== run A ==
## Topmodule
module Topmodule(
    input wire Clk,
    input wire Data,
    input wire Reset,
    input wire En,
    output reg Out
    );
For scale: about 7300 cells after synthesis, ~5 I/O pins, about 0.048 mm2 of cells after synthesis.
Settings: LEC_CHECK=0, ABC_AREA=1, CAP_MARGIN=20, CORE_MARGIN=2, CORE_UTILIZATION=69, SLEW_MARGIN=20; clock period 17.6 ns.
run.sh (not shown) runs the stock make flow with config.mk's settings and CLKGATE_MAP_FILE=.
The following lists how run B was set up differently from run A:
Settings: PLACE_DENSITY newly set to 0.4; CTS_CLUSTER_SIZE newly set to 10; SETUP_SLACK_MARGIN newly set to 3.49; TNS_END_PERCENT newly set to 5; CORE_ASPECT_RATIO newly set to 0.7; CTS_CLUSTER_DIAMETER newly set to 371; CORE_UTILIZATION changed from 69 to 72; the clock period (ns, I/O delays scaled along) changed from 17.6 to 11.6.
==> results <==
Run A completed end to end with timing, DRC and antenna clean.
Run B went all the way through the flow, and no timing, DRC or antenna check failed.
Note that the clock buffer count recorded for run B amounts to 0.74 times the value seen in run A.
[compare] base=run A new=run B: area occupied by multi-input gates went up, setup slack went down, floorplan core density went up, sequential share of layout area did not really move, die outline height went down.
Against run A, run B reports a sequential group share of total power that is higher.
Note that the reported clock group power recorded for run B amounts to 1.3 times the value seen in run A.
On area growth from synthesis to layout, run B and run A are neck and neck.
Cell count after placement: run B vs run A, no meaningful difference
Changes in run C relative to run B:
Settings: CAP_MARGIN changed from 20 to 0; CORE_ASPECT_RATIO removed (was 0.7); PLACE_DENSITY changed from 0.4 to 0.43; TNS_END_PERCENT removed (was 5); SETUP_SLACK_MARGIN changed from 3.49 to 1.65; CTS_CLUSTER_DIAMETER removed (was 371); CTS_CLUSTER_SIZE changed from 10 to 16; the clock period (ns, I/O delays scaled along) changed from 11.6 to 6.21.
==> comparison <==
- Layout checks on run C: not met. Flow itself completed; violations: setup timing.
- The lower worst voltage drop across the vdd grid of run C and run B is in run B.
- Run B has a higher count of buffering cells on the critical path with inverters included than run C.
- Wire length ended up 0.75% higher on run C than on run B.
- Compared with run B, run C is hungrier on power.
- NOTE internal power run B->run C increased by more than half
- Run B → run C: number of non-clock buffers rose 105, global-route usage -0.23 points, final standard cell count with taps included and fillers excluded went up by 148.
Here is what was changed in the inputs of run D compared with run C.
Settings: PLACE_DENSITY: 0.43 -> unset; CAP_MARGIN: 0 -> 20; CTS_CLUSTER_SIZE: 16 -> unset; SETUP_SLACK_MARGIN: 1.65 -> unset; the clock period (ns, I/O delays scaled along): 6.21 -> 10.2.
Notes after the runs:
Run D: full flow OK, the timing, DRC and antenna checks passed. Going from run C to run D, total power after layout shrank by more than a quarter. Summary of run D over run C: final-layout clock-cell area share up 0.39 points; worst-case setup margin in the final layout up 3.89 ns. [run D] via total after detailed routing fell 1290 relative to run C.

========
## quartz
Topmodule again, from the RTL that the note above started with.
==> flow/config.mk <==
export PLATFORM = sky130hd
export DESIGN_NAME = Topmodule
export DESIGN_NICKNAME = Topmodule
export VERILOG_FILES = /design/flow/design.v
export SDC_FILE = /design/flow/constraint.sdc
export NUM_CORES = 4
export LEC_CHECK = 0
export CAP_MARGIN = 20
export CELL_PAD_IN_SITES_GLOBAL_PLACEMENT = 0
export CORE_MARGIN = 5
export CORE_UTILIZATION = 67
export CTS_CLUSTER_DIAMETER = 235
export GPL_ROUTABILITY_DRIVEN = 1
export GPL_TIMING_DRIVEN = 0
export MAX_ROUTING_LAYER = met4
export MIN_ROUTING_LAYER = met2
export PLACE_DENSITY_LB_ADDON = 0.06
export SETUP_SLACK_MARGIN = -1.39
export SLEW_MARGIN = 15
==> flow/constraint.sdc <==
create_clock -name core_clock -period 16.3 [get_ports {Clk}]
set_input_delay 3.2600 -clock core_clock [delete_from_list [all_inputs] [get_ports {Clk}]]
set_output_delay 3.2600 -clock core_clock [all_outputs]
set_load 0.01 [all_outputs]
quartz did not run to completion, as it errored out during global routing (5_1_grt).
The following lists how pepper was set up differently from quartz:
- GPL_ROUTABILITY_DRIVEN removed (was 1)
- CTS_CLUSTER_DIAMETER removed (was 235)
- SLEW_MARGIN changed from 15 to 20
- SETUP_SLACK_MARGIN removed (was -1.39)
- MIN_ROUTING_LAYER removed (was met2)
- PLACE_DENSITY_LB_ADDON removed (was 0.06)
- CORE_UTILIZATION changed from 67 to 17
- MAX_ROUTING_LAYER removed (was met4)
- GPL_TIMING_DRIVEN removed (was 0)
- CELL_PAD_IN_SITES_GLOBAL_PLACEMENT removed (was 0)
- CORE_MARGIN changed from 5 to 2
- the clock period (ns, I/O delays scaled along) changed from 16.3 to 11.2
[summary]
Looking at the reports, pepper completed the entire flow and the layout it produced met the timing, DRC and antenna checks.
Compared pepper vs quartz, and total placed cells including tap cells is up in pepper.
pepper against quartz: die height went up, die width saw an increase.
Of pepper and quartz, it is pepper that has the lower global placer's final weighted congestion.
Per the comparison of pepper with quartz, chip footprint now larger; core footprint now larger; post-placement setup slack now smaller; count of different cell masters after synthesis comparable.
Changes observed in pepper relative to quartz: starting utilization of the core area went down by 50 points, total placed instance area saw an increase.
Relative to pepper, the following input files were edited for maple:
- putting ABC_AREA at 1 where nothing was set
- putting SETUP_SLACK_MARGIN at 1.88 where nothing was set
- putting CTS_CLUSTER_SIZE at 17 where nothing was set
- swapping 17 for 71 in CORE_UTILIZATION
- putting CTS_CLUSTER_DIAMETER at 220 where nothing was set
- swapping 20 for 5 in CAP_MARGIN
- putting MAX_ROUTING_LAYER at met4 where nothing was set
- swapping 11.2 for 9.68 in the clock period (ns, I/O delays scaled along)
Results
- pepper → maple: hold slack moved up, design area lower.
- CTS H-tree depth: lower on maple
Input-level comparison between tundra and maple:
- ABC_AREA no longer set, was 1
- SETUP_SLACK_MARGIN now 1.92, was 1.88
- MAX_ROUTING_LAYER no longer set, was met4
- CTS_CLUSTER_SIZE no longer set, was 17
- CORE_UTILIZATION now 70, was 71
- CAP_MARGIN now 15, was 5
- CTS_CLUSTER_DIAMETER no longer set, was 220
- the clock period (ns, I/O delays scaled along) now 7.74, was 9.68
Layout checks on tundra: not met. Flow itself completed; violations: negative setup slack. Sequential element share of the synthesized area, tundra and maple: lower on maple. Clock-buffer cell count on tundra is up relative to maple. Diff maple -> tundra | proportion of power drawn by the clock network | increase of 13 points. When the final numbers for tundra and maple were put side by side, the worst setup slack turned out to be smaller in tundra. tundra against maple: share of the cycle needed by the critical path after routing has increased; via count has decreased; number of global-route vias before repair has decreased; power has increased.
The inputs of harbor differ from those of tundra as listed below.
- a change of CORE_UTILIZATION from 70 to 69
- an added ABC_AREA of 1
- a deleted SETUP_SLACK_MARGIN that had been 1.92
- an added CTS_CLUSTER_DIAMETER of 394
- a change of CAP_MARGIN from 15 to 20
- a change of the clock period (ns, I/O delays scaled along) from 7.74 to 8.68
==> comparison <==
- The final report for harbor shows a completed flow and a layout that fails verification, specifically negative setup slack.
- Going from tundra to harbor, the area of the core was found to have gone up by 4.3%.
- The share of the yosys chip area belonging to registers number comes out higher for tundra vs harbor.
- [compare] base=tundra new=harbor: combinational fraction of the cell area went down by 3.9 points; wire length on met1 went up; global-route usage increased 0.46 points.
Inputs modified between harbor and nickel:
- changing CORE_UTILIZATION from 69 to 40
- removing ABC_AREA (formerly 1)
- removing CTS_CLUSTER_DIAMETER (formerly 394)
- changing the clock period (ns, I/O delays scaled along) from 8.68 to 11.2
[summary]
- nickel: flow completed, timing, DRC and antenna clean
- | harbor | all stages done | FAIL | negative setup slack |
- Diff nickel..harbor | hold slack | negligible
- First-pass GRT wire length was higher in the run labelled harbor.
- Going from harbor to nickel, layout buffer count excluding clock buffers shrinks by 56.
- Share of synthesized area occupied by flip-flops and latches for nickel: 0.97 points up relative to harbor
Power figures rest on the tool's default switching activity, not on a simulated workload.
